==> run a <==
==> flow/design.v <==
module AudDSP (
    input i_rst_n,
    input i_clk,
    input i_start,  
    input i_pause,  
    input [2:0] i_speed,
    input i_is_slow,
    input i_slow_mode,
    input i_daclrck,                
    input signed [15:0] i_sram_data,
    input [19:0] i_sram_stop_addr,  
    output signed [15:0] o_dac_data,
    output o_en,                    
    output o_is_pause,
    output [19:0] o_sram_addr
);
    localparam S_IDLE = 0;
    localparam S_PAUSE = 1;
    localparam S_PLAY = 2;
    localparam S_EMPTY = 3;
    reg [2:0] state_r, state_w;
    reg is_pause_r, is_pause_w;
    reg is_slow_r, is_slow_w;
    reg slow_mode_r, slow_mode_w;
    reg [2:0] speed_r, speed_w;
    reg [3:0] slow_counter_r, slow_counter_w;
    reg [1:0] get_data_counter_r, get_data_counter_w;
    reg [19:0] addr_r, addr_w;
    reg signed [15:0] sram_data_r, sram_data_w, sram_data_next_r, sram_data_next_w;
    reg [15:0] o_data_r, o_data_w;
    assign o_en = !i_daclrck;
    assign o_dac_data = o_data_r;
    assign o_sram_addr = addr_r;
    assign o_is_pause = is_pause_r;
    always @(*) begin
        state_w = state_r;
        case(state_r)
            S_IDLE: begin
                if(i_start)         state_w = S_PAUSE;
                else                state_w = S_IDLE;
            end
            S_PAUSE: begin
                if(!is_pause_r)     state_w = S_PLAY;
                else                state_w = S_PAUSE;
            end
            S_PLAY: begin
                if(is_pause_r)      state_w = S_PAUSE;
                else begin
                    if(!i_daclrck)  state_w = S_EMPTY;
                    else            state_w = S_PLAY;
                end
            end
            S_EMPTY: begin
                if(is_pause_r)      state_w = S_PAUSE;
                else begin
                    if(!i_daclrck)  state_w = S_EMPTY;
                    else            state_w = S_PLAY;
                end
            end
        endcase
    end
    always @(*) begin
        slow_counter_w = slow_counter_r;
        case(state_r)
            S_IDLE:     slow_counter_w = 0;
            S_PAUSE:    slow_counter_w = 0;
            S_PLAY: begin
                if(is_slow_r && !is_pause_r && i_daclrck) begin
                    if(slow_counter_r == speed_r)   slow_counter_w = 0;
                    else                            slow_counter_w = slow_counter_r + 1;
                end
            end
        endcase
    end
    always @(*) begin
        get_data_counter_w = get_data_counter_r;
        case(state_r)
            S_IDLE:     get_data_counter_w = 0;
            S_PAUSE:    get_data_counter_w = 0;
            S_PLAY: begin
                if(get_data_counter_r < 3)  get_data_counter_w = get_data_counter_r + 1;
            end
            S_EMPTY:    get_data_counter_w = 0;
        endcase
    end
    always @(*) begin
        is_pause_w = is_pause_r;
        case(state_r)
            S_IDLE:                 is_pause_w = 1;
            S_PAUSE: if(i_pause)    is_pause_w = 0;
            S_PLAY:  if(i_pause)    is_pause_w = 1;
            S_EMPTY: if(i_pause)    is_pause_w = 1;
        endcase
    end
    always @(*) begin
        is_slow_w = is_slow_r;
        slow_mode_w = slow_mode_r;
        speed_w = speed_r;
        case(state_r)
            S_IDLE: begin
                is_slow_w = 0;
                slow_mode_w = 0;
                speed_w = 0;
            end
            S_PAUSE: begin
                is_slow_w = i_is_slow;
                slow_mode_w = i_slow_mode;
                speed_w = i_speed;
            end
            S_PLAY: begin
                is_slow_w = is_slow_r;
                slow_mode_w = slow_mode_r;
                speed_w = speed_r;
            end
            S_EMPTY: begin
                is_slow_w = i_is_slow;
                slow_mode_w = i_slow_mode;
                speed_w = i_speed;
            end
        endcase
    end
    reg [20:0] temp_addr;      
    always @(*) begin
        addr_w = addr_r;
        temp_addr = addr_r;
        case(state_r)
            S_IDLE:     temp_addr = 0;
            S_PLAY: begin
                if(get_data_counter_r == 0) begin
                    if(is_slow_r) begin
                        if(slow_counter_r == 0)     temp_addr = addr_r + 1;
                    end
                    else                            temp_addr = addr_r + speed_r + 1;
                end
            end
        endcase
        if(temp_addr > i_sram_stop_addr)    addr_w = 0;
        else                                addr_w = temp_addr;
    end
    always @(*) begin
        sram_data_w = sram_data_r;
        sram_data_next_w = sram_data_next_r;
        case(state_r)
            S_IDLE: begin
                sram_data_w = 0;
                sram_data_next_w = 0;
            end
            S_PAUSE: begin
                sram_data_next_w = i_sram_data;
            end
            S_PLAY: begin
                if(get_data_counter_r == 2) begin
                    if(is_slow_r)begin           
                        if(slow_counter_r == 0) begin
                            sram_data_w = sram_data_next_r;
                            sram_data_next_w = i_sram_data;
                        end
                    end
                    else begin                   
                        sram_data_w = sram_data_next_r;
                        sram_data_next_w = i_sram_data;
                    end
                end
            end
        endcase
    end
    reg signed [16:0] diff;
    reg signed [20:0] diff_counter_prod;
    reg signed [20:0] diff_counter_prod_div_speed;
    always @(*) begin
        o_data_w = o_data_r;
        diff = 0;
        diff_counter_prod = 0;
        diff_counter_prod_div_speed = 0;
        case(state_r)
            S_IDLE: o_data_w = 0;
            S_PLAY: begin
                if(get_data_counter_r == 3) begin
                    if(is_slow_r) begin
                        if(slow_mode_r) begin
                            diff = $signed(sram_data_next_r) - $signed(sram_data_r);
                            diff_counter_prod = $signed(diff) * $signed({1'b0, slow_counter_r});
                            diff_counter_prod_div_speed = $signed($signed(diff_counter_prod) / $signed({1'b0, speed_r + 1}));
                            o_data_w = $signed($signed(sram_data_r) + $signed(diff_counter_prod_div_speed));
                        end
                        else o_data_w = sram_data_r;
                    end
                    else o_data_w = sram_data_r;
                end
            end
        endcase
    end
    always_ff @(posedge i_clk or negedge i_rst_n) begin
        if(!i_rst_n) begin
            state_r <= S_IDLE;
            is_pause_r <= 1;
            addr_r <= 0;
            speed_r <= 0;
            o_data_r <= 0;
            is_slow_r <= 0;
            slow_mode_r <= 0;
            sram_data_r <= 0;
            slow_counter_r <= 0;
            sram_data_next_r <= 0;
            get_data_counter_r <= 0;
        end
        else begin
            state_r <= state_w;
            is_pause_r <= is_pause_w;
            addr_r <= addr_w;
            speed_r <= i_speed;
            o_data_r <= o_data_w;
            is_slow_r <= i_is_slow;
            slow_mode_r <= i_slow_mode;
            sram_data_r <= sram_data_w;
            slow_counter_r <= slow_counter_w;
            sram_data_next_r <= sram_data_next_w;
            get_data_counter_r <= get_data_counter_w;
        end
    end
endmodule
==> flow/run.sh <==
#!/bin/bash
# the make line also repeats each setting of config.mk as NAME=value (left out here)
make -C /OpenROAD-flow-scripts/flow DESIGN_CONFIG=/design/flow/config.mk WORK_HOME=/design/flow/orfs CLKGATE_MAP_FILE= finish
==> flow/config.mk <==
export PLATFORM = sky130hd
export DESIGN_NAME = AudDSP
export DESIGN_NICKNAME = AudDSP
export VERILOG_FILES = /design/flow/design.v
export SDC_FILE = /design/flow/constraint.sdc
export NUM_CORES = 4
export LEC_CHECK = 0
export ABC_AREA = 1
export CAP_MARGIN = 30
export CELL_PAD_IN_SITES_GLOBAL_PLACEMENT = 1
export CORE_ASPECT_RATIO = 1.27
export CORE_MARGIN = 2
export CORE_UTILIZATION = 68
export CTS_CLUSTER_DIAMETER = 43
export GPL_ROUTABILITY_DRIVEN = 0
export GPL_TIMING_DRIVEN = 0
export MAX_ROUTING_LAYER = met5
export PLACE_DENSITY = 0.54
export SETUP_SLACK_MARGIN = 5.0
export SLEW_MARGIN = 0
==> flow/constraint.sdc <==
create_clock -name core_clock -period 103.0 [get_ports {i_clk}]
set_input_delay 20.6000 -clock core_clock [delete_from_list [all_inputs] [get_ports {i_clk}]]
set_output_delay 20.6000 -clock core_clock [all_outputs]
set_load 0.01 [all_outputs]
==> run b (differences from run a) <==
ABC_AREA = not set   (was 1)
CAP_MARGIN = 20   (was 30)
CELL_PAD_IN_SITES_GLOBAL_PLACEMENT = not set   (was 1)
CORE_ASPECT_RATIO = not set   (was 1.27)
CORE_UTILIZATION = 40   (was 68)
CTS_CLUSTER_DIAMETER = not set   (was 43)
GPL_TIMING_DRIVEN = not set   (was 0)
MAX_ROUTING_LAYER = not set   (was met5)
PLACE_DENSITY = not set   (was 0.54)
SETUP_SLACK_MARGIN = not set   (was 5.0)
SLEW_MARGIN = 25   (was 0)
==> flow/constraint.sdc (replaced) <==
create_clock -name core_clock -period 100.0 [get_ports {i_clk}]
set_input_delay 20.0000 -clock core_clock [delete_from_list [all_inputs] [get_ports {i_clk}]]
set_output_delay 20.0000 -clock core_clock [all_outputs]
set_load 0.01 [all_outputs]
==> run c (differences from run a) <==
ABC_AREA = not set   (was 1)
CELL_PAD_IN_SITES_GLOBAL_PLACEMENT = not set   (was 1)
CORE_ASPECT_RATIO = not set   (was 1.27)
GPL_TIMING_DRIVEN = not set   (was 0)
MAX_ROUTING_LAYER = met4   (was met5)
SETUP_SLACK_MARGIN = not set   (was 5.0)
SLEW_MARGIN = 20   (was 0)
==> flow/constraint.sdc (replaced) <==
create_clock -name core_clock -period 100.0 [get_ports {i_clk}]
set_input_delay 20.0000 -clock core_clock [delete_from_list [all_inputs] [get_ports {i_clk}]]
set_output_delay 20.0000 -clock core_clock [all_outputs]
set_load 0.01 [all_outputs]
==> summary.txt <==
This memo summarizes the results of the implementation run.

Status
The flow ran to the end and the layout has no timing, DRC or antenna violations.

Synth
The parity-gate share of the synthesized area counting xor and xnor cells is 0.08151. The proportion of netlist area held by the largest area contributor is 0.1031. The sequential fraction of the synthesis area is 0.07537.

Dividing the synthesized area by the synthesized cell count gives 7.120 um2. In the post-synthesis netlist, the biggest area contributors are sky130_fd_sc_hd__ha_1 10%, sky130_fd_sc_hd__dfrtp_1 7.3%, sky130_fd_sc_hd__xnor2_1 5.3%, sky130_fd_sc_hd__nand2_1 5.0%, sky130_fd_sc_hd__nor2_1 4.8%. The cell-mix breakdown from Yosys lists the simple-gate area share as 0.3348.

Floorplan
The effective utilization at floorplan is 0.6870. According to the floorplan report, the die width is between 200 and 250 um. The core area is between 0.04 and 0.05 mm2. The number of rows created at floorplan is 74.

The die span in y is 206.6 um.
(the above is from run c)
==> summary.txt <==
Summary of implementation figures.

Status
The run stopped with a tool error. The terminating stage of the flow is global placement without I/O (3_1_place_gp_skip_io). The tool reported: "[ERROR GPL-0301] Utilization 113.025 % exceeds 100%".

Synth
The mean cell area of the mapped netlist is 5.602 um2. The sequential fraction of the synthesis area is 0.06303.

The parity-gate share of the synthesized area counting xor and xnor cells is 0.05352.

Floorplan
The overall die width is 200.6 um. The core region is just under 0.05 mm2. In this run the core area contains 91 standard-cell rows.
(the above is from run a)
==> summary.txt <==
This memo summarizes the results of the implementation run.

Status
The run finished with no timing, DRC or antenna violations.

Global routing
The via count of the first global-routing pass is 27430.

Floorplan
The total area inside the core boundary comes to between 0.06 and 0.07 mm2. The die span in y is between 200 and 300 um. For this configuration, the core starts out at a cell density of 0.4057. The overall die width is 268.2 um. The floorplan has 96 rows.

Synth
Ranked by total cell area, the synthesized netlist is headed by sky130_fd_sc_hd__ha_1 10%, sky130_fd_sc_hd__dfrtp_1 7.3%, sky130_fd_sc_hd__xnor2_1 5.3%, sky130_fd_sc_hd__nand2_1 5.0%, sky130_fd_sc_hd__nor2_1 4.8%. The parity-gate share of the synthesized area counting xor and xnor cells is 0.08151. The simple-gate portion of the synthesized area is 0.3348.

The proportion of netlist area held by the largest area contributor is 0.1031. The sequential fraction of the synthesis area is 0.07537. The mean cell area of the mapped netlist is 7.120 um2.
(the above is from run b)


==> 12-17 <==
RTL: the design.v shown in full above, as it stands there.
clock: 129.0 ns
lec_check: 0
cap_margin: 0
core_aspect_ratio: 0.5
core_margin: 2
core_utilization: 39
cts_cluster_diameter: 351
cts_cluster_size: 98
gpl_timing_driven: 0
place_density: 0.45
setup_slack_margin: -0.16
slew_margin: 20
tns_end_percent: 5
run.sh (not shown) runs the stock make flow with config.mk's settings and CLKGATE_MAP_FILE=.
==> 10-22: changes against 12-17 <==
CORE_ASPECT_RATIO = unset   (was 0.5)
CORE_UTILIZATION = 72   (was 39)
CTS_CLUSTER_DIAMETER = 77   (was 351)
CTS_CLUSTER_SIZE = 22   (was 98)
GPL_TIMING_DRIVEN = 1   (was 0)
TNS_END_PERCENT = unset   (was 5)
==> flow/constraint.sdc (replaced) <==
create_clock -name core_clock -period 72.2 [get_ports {i_clk}]
set_input_delay 14.4400 -clock core_clock [delete_from_list [all_inputs] [get_ports {i_clk}]]
set_output_delay 14.4400 -clock core_clock [all_outputs]
set_load 0.01 [all_outputs]
==> 12-10: changes against 12-17 <==
CAP_MARGIN = 20   (was 0)
CORE_ASPECT_RATIO = unset   (was 0.5)
CORE_UTILIZATION = 65   (was 39)
CTS_CLUSTER_DIAMETER = unset   (was 351)
CTS_CLUSTER_SIZE = unset   (was 98)
GPL_TIMING_DRIVEN = unset   (was 0)
PLACE_DENSITY = unset   (was 0.45)
SETUP_SLACK_MARGIN = unset   (was -0.16)
TNS_END_PERCENT = unset   (was 5)
==> flow/constraint.sdc (replaced) <==
create_clock -name core_clock -period 87.7 [get_ports {i_clk}]
set_input_delay 17.5400 -clock core_clock [delete_from_list [all_inputs] [get_ports {i_clk}]]
set_output_delay 17.5400 -clock core_clock [all_outputs]
set_load 0.01 [all_outputs]
==> comparison table <==
metric                                                                    12-17                    12-10                    10-22
Outcome                                                 complete, no violations  complete, no violations  complete, no violations
Vias after detailed routing                                               30000                    32000                    33700
Row Count                                                                    69                       75                       72
Routed wire length on met3                                              4600 um                  8820 um                 10100 um
Post-detailed-routing wire length                                      99700 um                 92800 um                 96400 um
Global-route wire length before repair                                158000 um                148000 um                152000 um
Clock buffer cells                                                           10                        9                       11
RePlAce Congestion                                                        0.908                     1.06                     1.14
Final nets                                                                 4346                     4258                     4422
Flip-flop and latch share of the layout cell area                        0.0693                   0.0710                   0.0669
M3 GR Usage                                                              0.0202                   0.0632                   0.0753
Post-layout minimum cycle time                                         93.91 ns                 82.03 ns                 69.63 ns
Number of gates resized after cts                                             0                        0                       31
Number of cells on the worst reg-to-reg path                                342                      331                      342
Achievable frequency                                                 0.0106 GHz               0.0122 GHz               0.0144 GHz
Total Die Area                                                       73900 um^2               44600 um^2               40400 um^2
Worst Path Arrival                                                     94.14 ns                 82.25 ns                 69.83 ns
Insertion delay at the late pin of the worst-skew pair                  0.35 ns                  0.35 ns                  0.34 ns
Reg2reg setup slack                                                    35.09 ns                  5.67 ns                  2.57 ns
Layout non-clock buf frac                                                0.0468                   0.0358                   0.0719


==> trial 92: inputs <==
RTL: the design.v shown in full above, as it stands there.
Settings: LEC_CHECK=0, ABC_AREA=1, CAP_MARGIN=20, CELL_PAD_IN_SITES_DETAIL_PLACEMENT=2, CELL_PAD_IN_SITES_GLOBAL_PLACEMENT=1, CORE_ASPECT_RATIO=0.58, CORE_MARGIN=6, CORE_UTILIZATION=40, CTS_CLUSTER_DIAMETER=379, CTS_CLUSTER_SIZE=58, GPL_ROUTABILITY_DRIVEN=1, GPL_TIMING_DRIVEN=0, MAX_ROUTING_LAYER=met4, SETUP_SLACK_MARGIN=5.0, SLEW_MARGIN=0, TNS_END_PERCENT=45; clock period 117.0 ns.
==> trial 67 (differences from trial 92) <==
==> flow/config.mk (replaced) <==
export PLATFORM = sky130hd
export DESIGN_NAME = AudDSP
export DESIGN_NICKNAME = AudDSP
export VERILOG_FILES = /design/flow/design.v
export SDC_FILE = /design/flow/constraint.sdc
export NUM_CORES = 4
export LEC_CHECK = 0
export ABC_AREA = 1
export CAP_MARGIN = 20
export CORE_MARGIN = 2
export CORE_UTILIZATION = 52
export CTS_CLUSTER_SIZE = 97
export SLEW_MARGIN = 20
export TNS_END_PERCENT = 20
==> flow/constraint.sdc (replaced) <==
create_clock -name core_clock -period 53.8 [get_ports {i_clk}]
set_input_delay 10.7600 -clock core_clock [delete_from_list [all_inputs] [get_ports {i_clk}]]
set_output_delay 10.7600 -clock core_clock [all_outputs]
set_load 0.01 [all_outputs]
==> comparison <==
- Trial 92 ended with an error in 3_5_place_dp. Trial 67 finished with timing, DRC and antenna clean.
- Synthesized cell count is the same in trial 92 and trial 67.
- Of trial 92 and trial 67, trial 92 has the higher die size (gap about 37%, measured against trial 67).
- In area after synthesis, trial 67 and trial 92 do not differ.
